P:
## conv_1d
module conv_1d #(
    parameter DATA_WIDTH  = 8,
    parameter KERNEL_SIZE = 16
) (
    input logic clk,
    input logic arst_n,
    input  logic [DATA_WIDTH-1:0] signal_data,
    input  logic                  signal_vld,
    input  logic                  signal_last,
    output logic                  signal_rdy,
    input  logic [KERNEL_SIZE*DATA_WIDTH-1:0] kernel,
    output logic [DATA_WIDTH*2+$clog2(KERNEL_SIZE)-1:0] result_data,
    output logic                    result_vld,
    output logic                    result_last,
    input  logic                    result_rdy
);
  localparam PRODUCT_WIDTH = (DATA_WIDTH * 2);
  localparam RESULT_WIDTH  = PRODUCT_WIDTH + $clog2(KERNEL_SIZE);
  logic [KERNEL_SIZE-1:0][DATA_WIDTH-1:0] signal_buf;
  logic shift_vld;
  logic shift_last;
  always_ff @(posedge clk or negedge arst_n) begin
    if (!arst_n) begin
      signal_buf <= '0;
      shift_vld <= 1'b0;
      shift_last <= 1'b0;
    end else begin 
      if (signal_vld) begin  
        signal_buf <= {signal_data, signal_buf[KERNEL_SIZE-1:1]}; 
      end
      shift_vld <= signal_vld;
      shift_last <= signal_vld & signal_last;
    end
  end
  logic [KERNEL_SIZE-1:0][PRODUCT_WIDTH-1:0] products;
  always_comb begin
    for (int i = 0; i < KERNEL_SIZE; i++) begin
      products[i] = kernel[i*DATA_WIDTH +: DATA_WIDTH] * signal_buf[i];
    end
  end
  logic [KERNEL_SIZE-1:0][PRODUCT_WIDTH-1:0] products_buf;
  logic products_vld;
  logic products_last;
  always_ff @(posedge clk or negedge arst_n) begin
    if (!arst_n) begin
      products_buf <= '0;
      products_vld <= 1'b0;
      products_last <= 1'b0;
    end else begin
      products_buf <= products;
      products_vld <= shift_vld;
      products_last <= shift_last;
    end
  end
  logic [RESULT_WIDTH-1:0] sum;
  always_comb begin
    sum = 0;
    for (int i = 0; i < KERNEL_SIZE; i++) begin
      sum += products_buf[i];
    end
  end
  logic [RESULT_WIDTH-1:0] sum_buf;
  logic sum_vld;
  logic sum_last;
  always_ff @(posedge clk or negedge arst_n) begin
    if (!arst_n) begin
      sum_buf <= '0;
      sum_vld <= 1'b0;
      sum_last <= 1'b0;
    end else begin
      sum_buf <= sum;
      sum_vld <= products_vld;
  ...
clock: 5.17 ns
lec_check: 0
cap_margin: 15
core_margin: 2
core_utilization: 72
hold_slack_margin: 0.3
setup_slack_margin: 0.67
slew_margin: 30
tns_end_percent: 5
run.sh (not shown) runs the stock make flow with config.mk's settings and CLKGATE_MAP_FILE=.
No crash in P: every stage finished, but the layout fails its final checks due to negative setup slack.
### P -> Q
Settings: HOLD_SLACK_MARGIN now -0.05, was 0.3; TNS_END_PERCENT no longer set, was 5; CTS_CLUSTER_SIZE now 25, previously not set.
==> comparison <==
Summary of Q over P: number of buffers created by CTS dropped 4.0%; post-layout period usage of the worst path increased by 0.18 points relative to the old numbers.
Relative to P, Q degrades final critical path time including I/O delays and setup.
Compared with P, Q shows a higher routing usage on met3.
Status Q: flow complete, layout not clean - negative setup slack
diff inputs: Q => R
Settings: HOLD_SLACK_MARGIN: -0.05 -> unset; CAP_MARGIN: 15 -> 20; SLEW_MARGIN: 30 -> 20; PLACE_DENSITY: unset -> 0.92; SETUP_SLACK_MARGIN: 0.67 -> -0.02; CTS_CLUSTER_SIZE: 25 -> unset; the clock period (ns, I/O delays scaled along): 5.17 -> 5.62.
==> results <==
[R] flow finished | final checks: failed | reasons: negative setup slack
Taking Q as the reference, in R count of non-CTS buffers in the layout went down by about 45%, met2 track demand over resource in global routing went up by 6.8 points.
Compared with Q, in R wire length of the first global-routing pass higher, combinational fraction of the cell area climbed 1.2 points, worst hold slack across all endpoints essentially unchanged, cell count after placement moved down.
The following lists how S was set up differently from R:
Settings: PLACE_DENSITY no longer set, was 0.92; SETUP_SLACK_MARGIN no longer set, was -0.02; CORE_UTILIZATION now 40, was 72; the clock period (ns, I/O delays scaled along) now 6.0, was 5.62.
--- outcome ---
S | status: complete | timing, DRC, antenna: pass
Compared with R, in S synthesis-to-layout area growth went up 0.82 points, number of cells upsized or downsized after cts went down 17, die extent in y went up 91 um.
sum_buf[16] as the endpoint of the most critical setup path was reported by S, and sum_buf[19] by R.
S vs R, startpoint of the most critical setup path: products_buf[98] vs products_buf[84]
Edits applied to the flow inputs when going from S to T:
Settings: an added SETUP_SLACK_MARGIN of 0.97; a change of CORE_UTILIZATION from 40 to 56; a change of the clock period (ns, I/O delays scaled along) from 6.0 to 4.05.
Results
[T] flow finished | final checks: failed | reasons: negative setup slack. The final reports for T and S show met3 capacity usage during global routing higher in the former. [compare] base=S new=T: tally of max-capacitance violations saw little to no change, final cell count higher. Changes observed in T relative to S: worst endpoint required time now smaller; core utilization now larger; met3 layer wire length in the routed design now larger; routed metal-1 wirelength now larger.

conv_1d again, from the RTL that the note above started with.
export LEC_CHECK = 0
export CAP_MARGIN = 20
export CORE_MARGIN = 2
export CORE_UTILIZATION = 72
export CTS_CLUSTER_SIZE = 24
export SETUP_SLACK_MARGIN = 0.68
export SLEW_MARGIN = 20
create_clock -name core_clock -period 5.21 [get_ports {clk}]
The first run produced a layout that fails on negative setup slack.
==> next run, changes <==
--- a/flow/config.mk
+++ b/flow/config.mk
@@ -11,2 +11,2 @@
-export CTS_CLUSTER_SIZE = 24
-export SETUP_SLACK_MARGIN = 0.68
+export CTS_CLUSTER_SIZE = 15
+export SETUP_SLACK_MARGIN = 0.81
==> flow/constraint.sdc (replaced) <==
create_clock -name core_clock -period 5.61 [get_ports {clk}]
set_input_delay 1.1220 -clock core_clock [delete_from_list [all_inputs] [get_ports {clk}]]
set_output_delay 1.1220 -clock core_clock [all_outputs]
set_load 0.01 [all_outputs]
=> Now the flow finished with timing, DRC and antenna clean. Clock skew goes down by 0.0061 ns. Via count came out lower by 2.6%. Setup slack improves by 0.42 ns. Synthesized area does not change. Global-route usage is lower by 0.97 points. Worst hold slack is better by 0.064 ns.
==> next run, changes <==
--- a/flow/config.mk
+++ b/flow/config.mk
@@ -10,3 +10 @@
-export CORE_UTILIZATION = 72
-export CTS_CLUSTER_SIZE = 15
-export SETUP_SLACK_MARGIN = 0.81
+export CORE_UTILIZATION = 57
@@ -13,0 +12 @@
+export TNS_END_PERCENT = 5
==> flow/constraint.sdc (replaced) <==
create_clock -name core_clock -period 4.83 [get_ports {clk}]
set_input_delay 0.9660 -clock core_clock [delete_from_list [all_inputs] [get_ports {clk}]]
set_output_delay 0.9660 -clock core_clock [all_outputs]
set_load 0.01 [all_outputs]
Effect:
- The changed run completed, yet does not pass: negative setup slack
- hold slack stays flat
- setup slack degrades by 0.64 ns
- design area grows by 4.2%
- wire length goes up by 1.2%
==> next run, changes <==
--- a/flow/config.mk
+++ b/flow/config.mk
@@ -7,0 +8 @@
+export ABC_AREA = 1
@@ -10,3 +11,2 @@
-export CORE_UTILIZATION = 57
-export SLEW_MARGIN = 20
-export TNS_END_PERCENT = 5
+export CORE_UTILIZATION = 40
+export SLEW_MARGIN = 40
==> flow/constraint.sdc (replaced) <==
create_clock -name core_clock -period 6.0 [get_ports {clk}]
set_input_delay 1.2000 -clock core_clock [delete_from_list [all_inputs] [get_ports {clk}]]
set_output_delay 1.2000 -clock core_clock [all_outputs]
set_load 0.01 [all_outputs]
With this change the flow completed without violations.
Design area came out lower by 3.5%.
Wire length grows by 4.5%.
Setup slack gains 1.2 ns.
Final cell count rose by 18%.
Synthesized cell count increases by 27%.
Critical path depth grows by 2.
Global-route usage drops by 8.4 points.
Die size went up by 48%.

Setup of v54:
Starting RTL as in the previous note.
export LEC_CHECK = 0
export CAP_MARGIN = 10
export CORE_ASPECT_RATIO = 0.71
export CORE_MARGIN = 2
export CORE_UTILIZATION = 72
export CTS_CLUSTER_SIZE = 32
export SETUP_SLACK_MARGIN = 0.71
export SLEW_MARGIN = 20
export TNS_END_PERCENT = 75
create_clock -name core_clock -period 5.26 [get_ports {clk}]
v54 finished all stages; however, its layout fails the closing checks, the failures being negative setup slack.
--- input diff v54..v56 ---
==> flow/config.mk <==
export PLATFORM = sky130hd
export DESIGN_NAME = conv_1d
export DESIGN_NICKNAME = conv_1d
export VERILOG_FILES = /design/flow/design.v
export SDC_FILE = /design/flow/constraint.sdc
export NUM_CORES = 4
export LEC_CHECK = 0
export CAP_MARGIN = 20
export CORE_MARGIN = 2
export CORE_UTILIZATION = 50
export SLEW_MARGIN = 20
export TNS_END_PERCENT = 5
==> flow/constraint.sdc <==
create_clock -name core_clock -period 3.25 [get_ports {clk}]
set_input_delay 0.6500 -clock core_clock [delete_from_list [all_inputs] [get_ports {clk}]]
set_output_delay 0.6500 -clock core_clock [all_outputs]
set_load 0.01 [all_outputs]
[summary]
The runs compared here, v54 and v56, all ended either early or with open violations.
Although it ran to completion, v56 produced a layout that fails the final checks because of negative setup slack.
Between v54 and v56, number of buffers inserted by hold repair at cts is higher for v56, v54 comes in under that.
Going from v54 to v56, final-layout worst hold slack grows by 11 ps.
Delta (v56 minus v54): global routing usage summed across all routing layers lower; first-pass GRT wire length higher; routed via count higher.
The following lists how v43 was set up differently from v56:
diff --git a/flow/config.mk b/flow/config.mk
--- a/flow/config.mk
+++ b/flow/config.mk
@@ -9,3 +9,5 @@
 export CORE_MARGIN = 2
-export CORE_UTILIZATION = 50
+export CORE_UTILIZATION = 58
+export CTS_CLUSTER_DIAMETER = 331
+export CTS_CLUSTER_SIZE = 22
 export SLEW_MARGIN = 20
--- outcome ---
Going from v56 to v43, transition time at the pin with the least slew margin decreased 14 ps; count of non-CTS buffers in the layout shows a reduction of 38; maximum number of pins on one net before global-route repair increased by about 5% relative to the old numbers; clock transition time at the flip-flop clock pins of the worst setup and hold paths rose 50 ps. Each of v43 and v56 falls short of a clean finish. STATUS run=v43 STAGES=ALL_DONE FINAL_CHECKS=FAILED CAUSE=negative setup slack. Complete run, failing final checks: v56, reason negative setup slack.
## Diff of input files: v52 against v43
diff --git a/flow/config.mk b/flow/config.mk
--- a/flow/config.mk
+++ b/flow/config.mk
@@ -9,6 +9,3 @@
 export CORE_MARGIN = 2
-export CORE_UTILIZATION = 58
-export CTS_CLUSTER_DIAMETER = 331
-export CTS_CLUSTER_SIZE = 22
+export CORE_UTILIZATION = 40
 export SLEW_MARGIN = 20
-export TNS_END_PERCENT = 5
==> flow/constraint.sdc <==
create_clock -name core_clock -period 5.78 [get_ports {clk}]
set_input_delay 1.1560 -clock core_clock [delete_from_list [all_inputs] [get_ports {clk}]]
set_output_delay 1.1560 -clock core_clock [all_outputs]
set_load 0.01 [all_outputs]
--- outcome ---
- Total vias in the final route of v52 falls short of that of v43 by a little under 10%.
- Compared to v43, the routing of v52 uses less wire.
- v43 has higher post-route worst hold slack than v52.
- Across v43 and v52, a clean result was obtained everywhere but in v43.
- Level count of the clock H-tree is higher on v52
- In v52 the signed area change from the synthesized netlist to the final layout turned out 11 points lower than in v43.
- On final core utilization, the lower figure sits with v52, not v43.
- Between v52 and v43, it is v52 whose worst-margin pin slew is higher, by 230 ps.
- Delta(depth of the critical timing path with buffers and inverters included, v52 - v43) < 0
Input-level comparison between v46 and v52:
diff --git a/flow/config.mk b/flow/config.mk
--- a/flow/config.mk
+++ b/flow/config.mk
@@ -8,4 +8,6 @@
 export CAP_MARGIN = 20
+export CORE_ASPECT_RATIO = 0.71
 export CORE_MARGIN = 2
-export CORE_UTILIZATION = 40
+export CORE_UTILIZATION = 72
+export SETUP_SLACK_MARGIN = 0.71
 export SLEW_MARGIN = 20
==> flow/constraint.sdc <==
create_clock -name core_clock -period 5.26 [get_ports {clk}]
set_input_delay 1.0520 -clock core_clock [delete_from_list [all_inputs] [get_ports {clk}]]
set_output_delay 1.0520 -clock core_clock [all_outputs]
set_load 0.01 [all_outputs]
Results
- v46 finished all stages; however, its layout fails the closing checks, the failures being negative setup slack.
- Setup slack: v46 vs v52 down 470 ps
- The higher overall track demand over capacity in global routing of v52 and v46 is in v46.
- v46 against v52; non-clock buffer count is up by more than half.
- Relative to v52, the design area of v46 is higher by 0.0013 mm².
- In v46, global-route wire length before repair is higher than in v52.
- In the final design statistics, v46 uses fewer standard cells in total than v52.
- Compared with v52, v46 shows a higher clock skew.
- Min slack of the worst reg-to-reg path across v52 and v46: v46
- Of the two values seen for worst setup path startpoint, products_buf[130] was produced by v46 and products_buf[98] by v52.
